==> inputs of fjord <==
Design BobTop, start of the top module:
module BobTop (
	clock,
	reset,
	rx,
	runway_override,
	emergency_override,
	tx,
	framing_error,
	runway_active,
	emergency,
	receiving,
	sending
);
make LEC_CHECK=0 CAP_MARGIN=20 CELL_PAD_IN_SITES_DETAIL_PLACEMENT=2 CORE_MARGIN=2 CORE_UTILIZATION=18 CTS_CLUSTER_DIAMETER=364 CTS_CLUSTER_SIZE=20 GPL_TIMING_DRIVEN=1 SETUP_SLACK_MARGIN=1.1 SLEW_MARGIN=20 finish   # period 9.91 ns
run.sh (not shown) runs the stock make flow with config.mk's settings and CLKGATE_MAP_FILE=.
==> pepper (differences from fjord) <==
Settings changed: CORE_UTILIZATION 18 to 40, CTS_CLUSTER_DIAMETER 364 to not set, CTS_CLUSTER_SIZE 20 to not set, GPL_TIMING_DRIVEN 1 to not set, MAX_ROUTING_LAYER set to met4, SETUP_SLACK_MARGIN 1.1 to not set.
==> flow/constraint.sdc (replaced) <==
create_clock -name core_clock -period 11.3 [get_ports {clock}]
set_input_delay 2.2600 -clock core_clock [delete_from_list [all_inputs] [get_ports {clock}]]
set_output_delay 2.2600 -clock core_clock [all_outputs]
set_load 0.01 [all_outputs]
==> raven (differences from fjord) <==
Settings changed: ABC_AREA set to 1, CELL_PAD_IN_SITES_DETAIL_PLACEMENT 2 to not set, CORE_UTILIZATION 18 to 72, CTS_CLUSTER_DIAMETER 364 to not set, CTS_CLUSTER_SIZE 20 to 14, GPL_TIMING_DRIVEN 1 to not set, PLACE_DENSITY_LB_ADDON set to 0.15, SETUP_SLACK_MARGIN 1.1 to 2.67.
==> flow/constraint.sdc (replaced) <==
create_clock -name core_clock -period 9.82 [get_ports {clock}]
set_input_delay 1.9640 -clock core_clock [delete_from_list [all_inputs] [get_ports {clock}]]
set_output_delay 1.9640 -clock core_clock [all_outputs]
set_load 0.01 [all_outputs]
==> impl_metrics.csv <==
group,metric,value,unit
power_and_ir_drop,seqPwrFrac,0.450,
setup_path,r2r-end,"bobby.takeoff_fifo.queue[6]",
cells_and_area,clkbuf_count,45,
power_and_ir_drop,power_switching,1.03,mW
clock_network,cts_inserted_buffers,30,
final_timing,tightest_slew,1.04,ns
logic_synthesis,top_cell,"o21ai_0",
final_timing,fin_skew,0.0227,ns
route,vias,13600,
grt,met1_usage,0.466,
cells_and_area,syn2layout_area_growth,8.31,%
setup_path,cp.arrival,3.24,ns
run_status,status,"no timing/DRC/antenna violations",
grt,grt_max_degree,105,
grt,grt_use_met3,0.0495,
setup_path,crit_chain,"clkdlybuf4s50_1 -> o21ai_0 -> clkdlybuf4s50_1",
clock_network,htreeDepth,1,
cells_and_area,logic_gate_count,1242,
the above is filed under raven

==> impl_metrics.csv <==
group,metric,value,unit
logic_synthesis,top_cell,"dfxtp_1",
setup_path,r2r-end,"bobby.landing_fifo.queue[18]",
grt,grt_use_met3,0.00830,
cells_and_area,logic_gate_count,1003,
route,vias,11400,
cells_and_area,syn2layout_area_growth,12.8,%
run_status,status,"no timing/DRC/antenna violations",
setup_path,crit_chain,"clkdlybuf4s50_1 -> nor4_1 -> a21o_1 -> clkdlybuf4s50_1",
power_and_ir_drop,seqPwrFrac,0.434,
power_and_ir_drop,power_switching,1.51,mW
final_timing,fin_skew,0.0159,ns
the above is filed under fjord

==> impl_metrics.csv <==
group,metric,value,unit
run_status,status,"no timing/DRC/antenna violations",
power_and_ir_drop,seqPwrFrac,0.369,
final_timing,fin_skew,0.0295,ns
grt,grt_max_degree,78,
logic_synthesis,syn_inst,1480,
clock_network,cts_inserted_buffers,36,
power_and_ir_drop,power_switching,1.60,mW
grt,grt_use_met3,0.0393,
setup_path,crit_chain,"clkdlybuf4s50_1 -> nor4_1 -> a21o_1 -> clkdlybuf4s50_1",
cells_and_area,logic_gate_count,1003,
cells_and_area,clkbuf_count,58,
route,vias,12500,
cells_and_area,syn2layout_area_growth,11.7,%
grt,met1_usage,0.347,
setup_path,r2r-end,"bobby.uart_requests.count[2]",
the above is filed under pepper


* * *

==> inputs of job 3071 <==
Starting RTL as in the previous note.
make LEC_CHECK=0 CAP_MARGIN=30 CELL_PAD_IN_SITES_DETAIL_PLACEMENT=2 CORE_MARGIN=4 CORE_UTILIZATION=28 GPL_TIMING_DRIVEN=0 HOLD_SLACK_MARGIN=0.01 MAX_ROUTING_LAYER=met4 PLACE_DENSITY=0.83 SLEW_MARGIN=25 finish   # period 19.5 ns
==> job 9732 (differences from job 3071) <==
CAP_MARGIN = 20   (was 30)
CELL_PAD_IN_SITES_DETAIL_PLACEMENT = default   (was 2)
CORE_MARGIN = 2   (was 4)
CORE_UTILIZATION = 65   (was 28)
CTS_CLUSTER_DIAMETER = 28   (was default)
GPL_TIMING_DRIVEN = default   (was 0)
HOLD_SLACK_MARGIN = -0.08   (was 0.01)
MAX_ROUTING_LAYER = default   (was met4)
PLACE_DENSITY = default   (was 0.83)
SLEW_MARGIN = 20   (was 25)
TNS_END_PERCENT = 5   (was default)
==> flow/constraint.sdc (replaced) <==
create_clock -name core_clock -period 29.7 [get_ports {clock}]
set_input_delay 5.9400 -clock core_clock [delete_from_list [all_inputs] [get_ports {clock}]]
set_output_delay 5.9400 -clock core_clock [all_outputs]
set_load 0.01 [all_outputs]
==> summary of the runs <==
Against job 3071, the final area of job 9732 is higher by 3.2%. In job 3071 the combinational power is higher than in job 9732, by 110%. Of job 9732 and job 3071, job 9732 has the higher register-to-register slack (gap 11 ns). Against job 9732, the non-clock buffer count of job 3071 is higher by 61. Synthesized cell count is the same in job 3071 and job 9732. Against job 3071, the worst setup slack of job 9732 is higher by 5.9 ns. Routed wire length: job 9732 is lower than job 3071 (about 50%). Of job 3071 and job 9732, job 3071 has the higher clock skew (gap 0.010 ns). In flip-flop count, job 3071 and job 9732 do not differ. Between job 3071 and job 9732, the lower sequential power is in job 9732 (gap about 50%, measured against job 9732).

* * *

==> inputs of trial 58 <==
Starting RTL as in the previous note.
clock: 29.5 ns
lec_check: 0
cap_margin: 20
cell_pad_in_sites_detail_placement: 0
cell_pad_in_sites_global_placement: 0
core_margin: 4
core_utilization: 39
cts_cluster_diameter: 220
gpl_timing_driven: 0
hold_slack_margin: 0.21
max_routing_layer: met4
place_density: 0.81
setup_slack_margin: 1.33
slew_margin: 20
tns_end_percent: 55
==> trial 66: changes against trial 58 <==
Settings changed: ABC_AREA set to 1, CELL_PAD_IN_SITES_DETAIL_PLACEMENT 0 to unset, CELL_PAD_IN_SITES_GLOBAL_PLACEMENT 0 to unset, CORE_ASPECT_RATIO set to 0.78, CORE_MARGIN 4 to 7, CORE_UTILIZATION 39 to 45, CTS_CLUSTER_DIAMETER 220 to unset, GPL_TIMING_DRIVEN 0 to unset, HOLD_SLACK_MARGIN 0.21 to unset, MAX_ROUTING_LAYER met4 to unset, PLACE_DENSITY 0.81 to 0.36, SETUP_SLACK_MARGIN 1.33 to unset, TNS_END_PERCENT 55 to 5.
==> flow/constraint.sdc (replaced) <==
create_clock -name core_clock -period 40.0 [get_ports {clock}]
set_input_delay 8.0000 -clock core_clock [delete_from_list [all_inputs] [get_ports {clock}]]
set_output_delay 8.0000 -clock core_clock [all_outputs]
set_load 0.01 [all_outputs]
==> results <==
quantity                                                                                               trial 58                      trial 66
N_taps                                                                                                      511                           457
Leakage power summed over all cells                                                                     6.14 nW                       6.18 nW
Headroom to the max-slew limit                                                                            24.7%                         37.0%
Register share of the cell area                                                                           42.7%                         43.0%
Chip area from the yosys synthesis statistics                                                       14900 sq um                   15200 sq um
Comb gate area                                                                                       7090 sq um                    6650 sq um
Met2 Use GR                                                                                               29.1%                         29.3%
Latest clock arrival within the worst-skew pair                                                         0.57 ns                       0.58 ns
Internal power contribution                                                                            0.875 mW                      0.563 mW
Number of distinct library cell variants in the gate-level netlist after synthesis                           69                            51
Fraction of synthesized cell area in xor and xnor cells                                                   3.99%                         1.51%
Worst reg2reg setup slack                                                                              25.86 ns                      36.78 ns
Outcome                                                                                 complete, no violations       complete, no violations
Endpoint of the worst hold path                                                                      ro_sync[1]                       eo_sync
Layout Utilization                                                                                        44.6%                         50.2%
Endpoint of the lowest-slack register-to-register path                              bobby.uart_replies.count[2]  bobby.uart_replies.queue[16]
Critical Path RT                                                                                       23.60 ns                      32.00 ns
Final worst slack                                                                                      16.39 ns                      22.70 ns
Top Usage Layer GRT                                                                                        met2                          met1
Flip-flop and latch power                                                                              0.527 mW                      0.373 mW
CP arrival                                                                                              7.21 ns                       9.30 ns
Power and IR drop assume default switching activity.
